== 08-01 ==
Design ClockTest, start of the top module:
module ClockTest(
	input clk,
	input rst,
	input btn,
	output reg [6:0] seg,  
	output reg [3:0] an,
	output reg buttons_pressed, 
	output reg buttons_released 
);
Size in the first run: ~5,700 cells after synthesis, roughly 100 flip-flops, ~16 I/O pins, ~35,000 um2 of cells after synthesis.
clock: 20.8 ns
lec_check: 0
abc_area: 1
cap_margin: 40
core_aspect_ratio: 1.44
core_margin: 2
core_utilization: 72
cts_cluster_diameter: 294
cts_cluster_size: 98
place_density: 0.43
slew_margin: 20
tns_end_percent: 5
run.sh (not shown) runs the stock make flow with config.mk's settings and CLKGATE_MAP_FILE=.
Stage in which a tool error killed 08-01: 5_1_grt.
Here is what was changed in the inputs of 04-14 compared with 08-01.
- TNS_END_PERCENT: 5 -> unset
- PLACE_DENSITY: 0.43 -> unset
- CTS_CLUSTER_SIZE: 98 -> 10
- SETUP_SLACK_MARGIN: unset -> 2.18
- CTS_CLUSTER_DIAMETER: 294 -> 377
- CAP_MARGIN: 40 -> 20
- CORE_ASPECT_RATIO: 1.44 -> unset
- the clock period (ns, I/O delays scaled along): 20.8 -> 7.41
[summary]
- No final results exist for 04-14, since it was stopped by error DPL-0038 during 4_1_cts.
- 08-01 -> 04-14: synthesized cell count delta 0, exact match
- Between 04-14 and 08-01, the floorplan core density figures differ only marginally.
- 04-14: last weighted congestion value of the routability-driven placer higher than 08-01
- [04-14 vs 08-01] worst-case setup slack after placement: lower in 04-14
- Reported for 08-01 and 04-14, number of enable-type register cells in the synthesized netlist turned out identical to the last digit.
- On core region area, 08-01 and 04-14 are basically level.
- The number of rows created at floorplan in 04-14 sits about 17% below the value recorded for 08-01.
- Per the comparison of 04-14 with 08-01, cell area after placement shows an increase of 9.3%, die area shows no meaningful change.

* * *

Setup of run A:
Starting RTL as in the previous note.
==> flow/config.mk <==
export PLATFORM = sky130hd
export DESIGN_NAME = ClockTest
export DESIGN_NICKNAME = ClockTest
export VERILOG_FILES = /design/flow/design.v
export SDC_FILE = /design/flow/constraint.sdc
export NUM_CORES = 4
export LEC_CHECK = 0
export ABC_AREA = 1
export CAP_MARGIN = 20
export CELL_PAD_IN_SITES_DETAIL_PLACEMENT = 0
export CELL_PAD_IN_SITES_GLOBAL_PLACEMENT = 0
export CORE_MARGIN = 2
export CORE_UTILIZATION = 72
export CTS_CLUSTER_DIAMETER = 75
export CTS_CLUSTER_SIZE = 24
export GPL_ROUTABILITY_DRIVEN = 1
export PLACE_DENSITY_LB_ADDON = 0.27
export SETUP_SLACK_MARGIN = 5.0
export SLEW_MARGIN = 20
==> flow/constraint.sdc <==
create_clock -name core_clock -period 39.1 [get_ports {clk}]
set_input_delay 7.8200 -clock core_clock [delete_from_list [all_inputs] [get_ports {clk}]]
set_output_delay 7.8200 -clock core_clock [all_outputs]
set_load 0.01 [all_outputs]
Looking at the reports, run A completed the entire flow and the layout it produced met the timing, design-rule and antenna checks.
Setup changes, run A to run B
- ABC_AREA removed (was 1)
- GPL_ROUTABILITY_DRIVEN changed from 1 to 0
- TNS_END_PERCENT newly set to 5
- CTS_CLUSTER_SIZE changed from 24 to 87
- CTS_CLUSTER_DIAMETER changed from 75 to 236
- the clock period (ns, I/O delays scaled along) changed from 39.1 to 33.3
## What came out
- Status: run B FAILED at global routing (5_1_grt) (tool error)
- Run A | stages: all done | timing, DRC, antenna: all pass
- As of run B, per-instance average area after synthesis had risen by more than 10% compared to run A.
- Taking run B over run A, the synthesized instance count ratio works out to 0.75.
- Run B vs run A — post-synthesis share of cell area spent on xor and xnor gates rose 10 points.
- Compare run B and run A | area inside the core boundary lower: run B
- Diff run A..run B | count of library flops with an enable pin | unchanged
- Basic-gate share of the synthesized area counting and, or, nand and nor cells (lower): run B
The following lists how run C was set up differently from run B:
- ABC_AREA: unset -> 0
- PLACE_DENSITY_LB_ADDON: 0.27 -> unset
- CORE_ASPECT_RATIO: unset -> 0.5
- CTS_CLUSTER_SIZE: 87 -> 98
- PLACE_DENSITY: unset -> 0.35
- CTS_CLUSTER_DIAMETER: 236 -> 220
- the clock period (ns, I/O delays scaled along): 33.3 -> 57.8
--- outcome ---
- Run C completed every stage of the flow, and the final layout passed the timing, design-rule and antenna checks.
- [compare] base=run B new=run C: initial core utilization now larger, number of hold buffers added after CTS comparable, number of gates given a new drive strength after cts now smaller, chip area comparable, core box area now smaller.
#### Input delta (run D over run C)
- CELL_PAD_IN_SITES_GLOBAL_PLACEMENT: 0 -> unset
- CORE_ASPECT_RATIO: 0.5 -> unset
- CTS_CLUSTER_DIAMETER: 220 -> unset
- CTS_CLUSTER_SIZE: 98 -> unset
- GPL_ROUTABILITY_DRIVEN: 0 -> unset
- PLACE_DENSITY: 0.35 -> 0.4
- SETUP_SLACK_MARGIN: 5.0 -> unset
- CELL_PAD_IN_SITES_DETAIL_PLACEMENT: 0 -> unset
- ABC_AREA: 0 -> 1
- TNS_END_PERCENT: 5 -> unset
- the clock period (ns, I/O delays scaled along): 57.8 -> 27.1
[summary]
- Run D vs run C: internal power component up
- The higher wire length of the first global-routing pass of run D and run C is in run C.
- From run C to run D the numbers moved as follows: clock power higher, clock period minus final worst setup slack saw a decrease, cell count shows an increase of about 37%.
- Count of instantiated cells in the yosys netlist grows by more than a quarter when moving from run C to run D.
- As of run D, design area had risen by more than 10% compared to run C.
diff inputs: run D => run E
- putting SETUP_SLACK_MARGIN at 3.85 where nothing was set
- putting CTS_CLUSTER_SIZE at 79 where nothing was set
- clearing PLACE_DENSITY, which used to be 0.4
- putting PLACE_DENSITY_LB_ADDON at 0.01 where nothing was set
- swapping 27.1 for 25.9 in the clock period (ns, I/O delays scaled along)
--- outcome ---
Placed cell count: run E vs run D, no meaningful difference. Taking run D as the reference, in run E number of gates resized after CTS +233; total setup buffers inserted after CTS climbed 197; placed standard-cell area now sits at about the same level. Re number of I/O pins: no difference whatsoever between run E and run D. Unique cell type count in the Yosys netlist came out exactly the same in run D and run E. Apart from run E, each of run D and run E ends the flow with a layout that passes the timing, design-rule and antenna checks.

* * *

ClockTest again, from the RTL that the note above started with.
## ClockTest
module ClockTest(
	input clk,
	input rst,
	input btn,
	output reg [6:0] seg,  
	output reg [3:0] an,
	output reg buttons_pressed, 
	output reg buttons_released 
);
export LEC_CHECK = 0
export ABC_AREA = 1
export CAP_MARGIN = 20
export CORE_MARGIN = 2
export CORE_UTILIZATION = 70
export CTS_CLUSTER_SIZE = 90
export HOLD_SLACK_MARGIN = -0.1
export MAX_ROUTING_LAYER = met4
export SLEW_MARGIN = 20
create_clock -name core_clock -period 45.2 [get_ports {clk}]
==> next run, changes <==
- ABC_AREA: 1 -> unset
- CORE_UTILIZATION: 70 -> 40
- CTS_CLUSTER_SIZE: 90 -> unset
- HOLD_SLACK_MARGIN: -0.1 -> unset
- MAX_ROUTING_LAYER: met4 -> unset
- clock period: 45.2 -> 46.0 ns (I/O delays scaled with it)
Outcome: The new run finished clean. Total power climbs by 6.3%. Sequential power grows by about 7%. Design area decreases by about 11%. Via count goes down by 2.2%. Worst setup slack got worse by 12 ns.

* * *

== v34 ==
Starting RTL as in the previous note.
Settings: LEC_CHECK=0, ABC_AREA=1, CAP_MARGIN=20, CORE_MARGIN=7, CORE_UTILIZATION=40, CTS_CLUSTER_DIAMETER=260, CTS_CLUSTER_SIZE=99, PLACE_DENSITY=0.78, SLEW_MARGIN=20; clock period 50.0 ns.
--- input diff v34..v49 ---
Settings: putting SETUP_SLACK_MARGIN at 5.0 where nothing was set; swapping 1 for 0 in ABC_AREA; swapping 260 for 171 in CTS_CLUSTER_DIAMETER.
--- outcome ---
Going from v34 to v49, share of synthesized cell area in and-or and or-and compound cells increased by 31 points relative to the old numbers, routed wire length increased by 6900 µm relative to the old numbers. Across v34 and v49, the outcome is the same: a clean finish for every run. Lower share of the core filled with cells among v49 and v34: v34. Relative to v34, fraction of power consumed by the clock network decreased by 3.9 points in v49. Comparing v49 and v34, the lower layout overhead on the synthesized area is on v34. Relative to v34, global-route usage increased by 3.5 points in v49. Note that the post-synthesis cell area recorded for v49 amounts to 0.867 times the value seen in v34. From v34 to v49 the numbers moved as follows: met3 demand-to-capacity share in global routing higher, final instance area lower.
diff inputs: v49 => v19
Settings: a deleted CTS_CLUSTER_DIAMETER that had been 171; a deleted SETUP_SLACK_MARGIN that had been 5.0; a deleted CTS_CLUSTER_SIZE that had been 99; a deleted PLACE_DENSITY that had been 0.78; a change of CORE_MARGIN from 7 to 2; a deleted ABC_AREA that had been 0; a change of CORE_UTILIZATION from 40 to 18; a change of the clock period (ns, I/O delays scaled along) from 50.0 to 46.0.
==> comparison <==
Going from v49 to v19, clock period minus worst slack saw an increase; fraction of power consumed by combinational cells now larger; max-slew headroom at the worst pin went down; post-route cell area saw an increase. Slowest library cell on the worst path = a2111oi_4: v49; slowest library cell on the worst path = nor4_1: v19. v19 vs. v49: area after detailed placement increased 5.3%; via count down 343; fraction of area in registers moved down; layout net count was more or less identical. In the tables for v19 and v49, setup skew after layout reads higher with v19.
--- input diff v19..v41 ---
Settings: an added CTS_CLUSTER_SIZE of 85; an added ABC_AREA of 1; an added HOLD_SLACK_MARGIN of -0.1; a change of CORE_UTILIZATION from 18 to 70; an added MAX_ROUTING_LAYER of met4; a change of the clock period (ns, I/O delays scaled along) from 46.0 to 45.2.
Results
v41 — shortest period the worst path allows 12.66 ns lower, v19 as reference. v41 vs. v19: smallest setup slack after layout went up by 11.86 ns. Relative to v19, critical path depth has increased by about 28% in v41. v41 vs v19 on area after synthesis: v41 is the higher one. v41 vs. v19: adder-cell share of the synthesized area lost 0.23 points; flop share of the area decreased by 0.50 points relative to the old numbers. Summary — count of vias placed by the detailed router, v41 relative to v19: higher, by about 1.6%. The cell area after layout of v41 was inferior to that of v19. Summary of v41 over v19: routed wire length went down by 15%; post-route worst hold slack went down by 0.010 ns.
Relative to v41, the following input files were edited for v2:
Settings: swapping 70 for 72 in CORE_UTILIZATION; putting PLACE_DENSITY_LB_ADDON at 0.01 where nothing was set; clearing HOLD_SLACK_MARGIN, which used to be -0.1; swapping 85 for 79 in CTS_CLUSTER_SIZE; swapping 45.2 for 25.6 in the clock period (ns, I/O delays scaled along).
Results
Between v41 and v2, the flow reports total internal power increasing by more than half. Delta(power, v2 - v41) > 0. Cmp v2 and v41 / count of plain and timing-repair buffers in the layout / higher: v2. v2 vs v41: global-route usage up. v2 vs. v41: actual transition at the worst max-transition pin -0.24 ns; cell area after placement +1.6%; proportion of total power due to net switching -0.86 points; non-clock buffer area fraction after layout +3.5 points. Post-route clock period utilization in v2 vs v41: up 27 points.
Setup changes, v2 to v56
Settings: an added CELL_PAD_IN_SITES_GLOBAL_PLACEMENT of 0; a change of CTS_CLUSTER_SIZE from 79 to 24; an added HOLD_SLACK_MARGIN of -0.1; an added GPL_ROUTABILITY_DRIVEN of 1; an added CORE_ASPECT_RATIO of 0.89; an added CTS_CLUSTER_DIAMETER of 75; a deleted MAX_ROUTING_LAYER that had been met4; an added CELL_PAD_IN_SITES_DETAIL_PLACEMENT of 0; an added SETUP_SLACK_MARGIN of 3.83; a change of PLACE_DENSITY_LB_ADDON from 0.01 to 0.27.
==> results <==
There was hardly any difference in total placed cells including tap cells between v56 and v2.
v56: routability congestion estimate from global placement is about 3% higher than what v2 reported.
Height of the die on v56 is down relative to v2.
From v2 to v56 the numbers moved as follows: count of distinct cell types in the synthesized netlist held steady; placement-stage cell area ~0 delta; total setup buffers inserted after CTS rose 193; gate count after technology mapping did not really move.
On number of cell rows, the higher figure sits with v2, not v56.
Total die size: v2 vs v56, no meaningful difference
v2 completed end to end with timing, DRC and antenna clean.
The log for v56 ends in 5_1_grt with error GRT-0232, so the run never completed.
The worst setup timing slack at the placement stage reported for v56 is smaller than that of v2 by 0.016 ns.

* * *

Setup of run 1:
Starting RTL as in the previous note.
Settings: LEC_CHECK=0, ABC_AREA=1, CAP_MARGIN=20, CORE_ASPECT_RATIO=0.7, CORE_MARGIN=2, CORE_UTILIZATION=72, CTS_CLUSTER_DIAMETER=377, CTS_CLUSTER_SIZE=10, HOLD_SLACK_MARGIN=0.18, PLACE_DENSITY_LB_ADDON=0.12, SETUP_SLACK_MARGIN=2.18, SLEW_MARGIN=20; clock period 7.41 ns.
Run 1 | ERROR | detailed placement
The following lists how run 2 was set up differently from run 1:
==> flow/config.mk <==
export PLATFORM = sky130hd
export DESIGN_NAME = ClockTest
export DESIGN_NICKNAME = ClockTest
export VERILOG_FILES = /design/flow/design.v
export SDC_FILE = /design/flow/constraint.sdc
export NUM_CORES = 4
export LEC_CHECK = 0
export CAP_MARGIN = 20
export CORE_MARGIN = 2
export CORE_UTILIZATION = 40
export SLEW_MARGIN = 20
==> flow/constraint.sdc <==
create_clock -name core_clock -period 50.0 [get_ports {clk}]
set_input_delay 10.0000 -clock core_clock [delete_from_list [all_inputs] [get_ports {clk}]]
set_output_delay 10.0000 -clock core_clock [all_outputs]
set_load 0.01 [all_outputs]
==> comparison <==
- Every stage of the flow completed for run 2, and the final layout passed the timing, design-rule and antenna checks.
- No final results exist for run 1, since it was stopped by error DPL-0033 during detailed placement.
- Going from run 1 to run 2, adder and majority gate portion of the synthesized area grows by 0.23 points.
- Number of cell rows grows by more than a quarter when moving from run 1 to run 2.
- Yosys stat chip area (run 2 / run 1): 0.867
- Run 2 vs run 1: synthesized netlist cell count down by more than 10%
--- input diff run 2..run 3 ---
diff --git a/flow/config.mk b/flow/config.mk
--- a/flow/config.mk
+++ b/flow/config.mk
@@ -8 +8,3 @@
-export CAP_MARGIN = 20
+export CAP_MARGIN = 30
+export CELL_PAD_IN_SITES_DETAIL_PLACEMENT = 1
+export CORE_ASPECT_RATIO = 0.53
@@ -10,0 +13,6 @@
+export CTS_CLUSTER_DIAMETER = 236
+export GPL_ROUTABILITY_DRIVEN = 0
+export HOLD_SLACK_MARGIN = 0.08
+export MAX_ROUTING_LAYER = met4
+export PLACE_DENSITY_LB_ADDON = 0.27
+export SETUP_SLACK_MARGIN = 5.0
@@ -11,0 +20 @@
+export TNS_END_PERCENT = 10
Notes after the runs:
| overall power after layout | higher: run 3 |. Final cycle utilization of the critical path was higher in run 2 than in run 3. Summary of run 3 over run 2: core utilization now larger, final critical-path required period now smaller, floorplan row count now smaller. Cell count: run 3 and run 2 compared, lower one is run 2. Compared run 2 against run 3; chip footprint within noise. A endpoint of the worst setup timing path of clk_display[6] is what run 3 shows, while s_tens[3] belongs to run 2. Of run 3 and run 2, run 2 shows the lower worst setup slack, with run 3 above it. Between run 3 and run 2, it is run 3 whose biggest cell delay along the critical path is lower, by 0.02 ns. In the reports for run 3 and run 2, the smaller combinational-cell power consumption belongs to run 2. Via count, run 3 and run 2: lower on run 2.
## Diff of input files: run 4 against run 3
==> flow/config.mk <==
export PLATFORM = sky130hd
export DESIGN_NAME = ClockTest
export DESIGN_NICKNAME = ClockTest
export VERILOG_FILES = /design/flow/design.v
export SDC_FILE = /design/flow/constraint.sdc
export NUM_CORES = 4
export LEC_CHECK = 0
export CAP_MARGIN = 10
export CORE_MARGIN = 2
export CORE_UTILIZATION = 40
export PLACE_DENSITY_LB_ADDON = 0.27
export SLEW_MARGIN = 20
export TNS_END_PERCENT = 90
Findings:
Run 4 does worse than run 3 on clock period minus worst slack.
In run 4 relative to run 3, area of the multi-input gates had gone down slightly.
First-pass GRT wire length on run 4 is down relative to run 3.
Comparing run 4 with run 3, the total power came out essentially unchanged.
Modified inputs, run 5 compared to run 4
diff --git a/flow/config.mk b/flow/config.mk
--- a/flow/config.mk
+++ b/flow/config.mk
@@ -8,4 +8,7 @@
-export CAP_MARGIN = 10
-export CORE_MARGIN = 2
-export CORE_UTILIZATION = 40
-export PLACE_DENSITY_LB_ADDON = 0.27
+export ABC_AREA = 0
+export CAP_MARGIN = 20
+export CORE_MARGIN = 7
+export CORE_UTILIZATION = 65
+export CTS_CLUSTER_DIAMETER = 260
+export CTS_CLUSTER_SIZE = 99
+export PLACE_DENSITY = 0.4
@@ -13 +15,0 @@
-export TNS_END_PERCENT = 90
As far as combinational share of power is concerned, run 5 and run 4 perform about the same.
Run 4 has a lower detailed router's first-iteration violation count than run 5.
Compare run 5 and run 4 | post-placement cell area higher: run 4
The overall power after layout of run 5 was superior to that of run 4.
Fmax for run 5 is lower than for run 4.
Power and IR drop assume default switching activity.
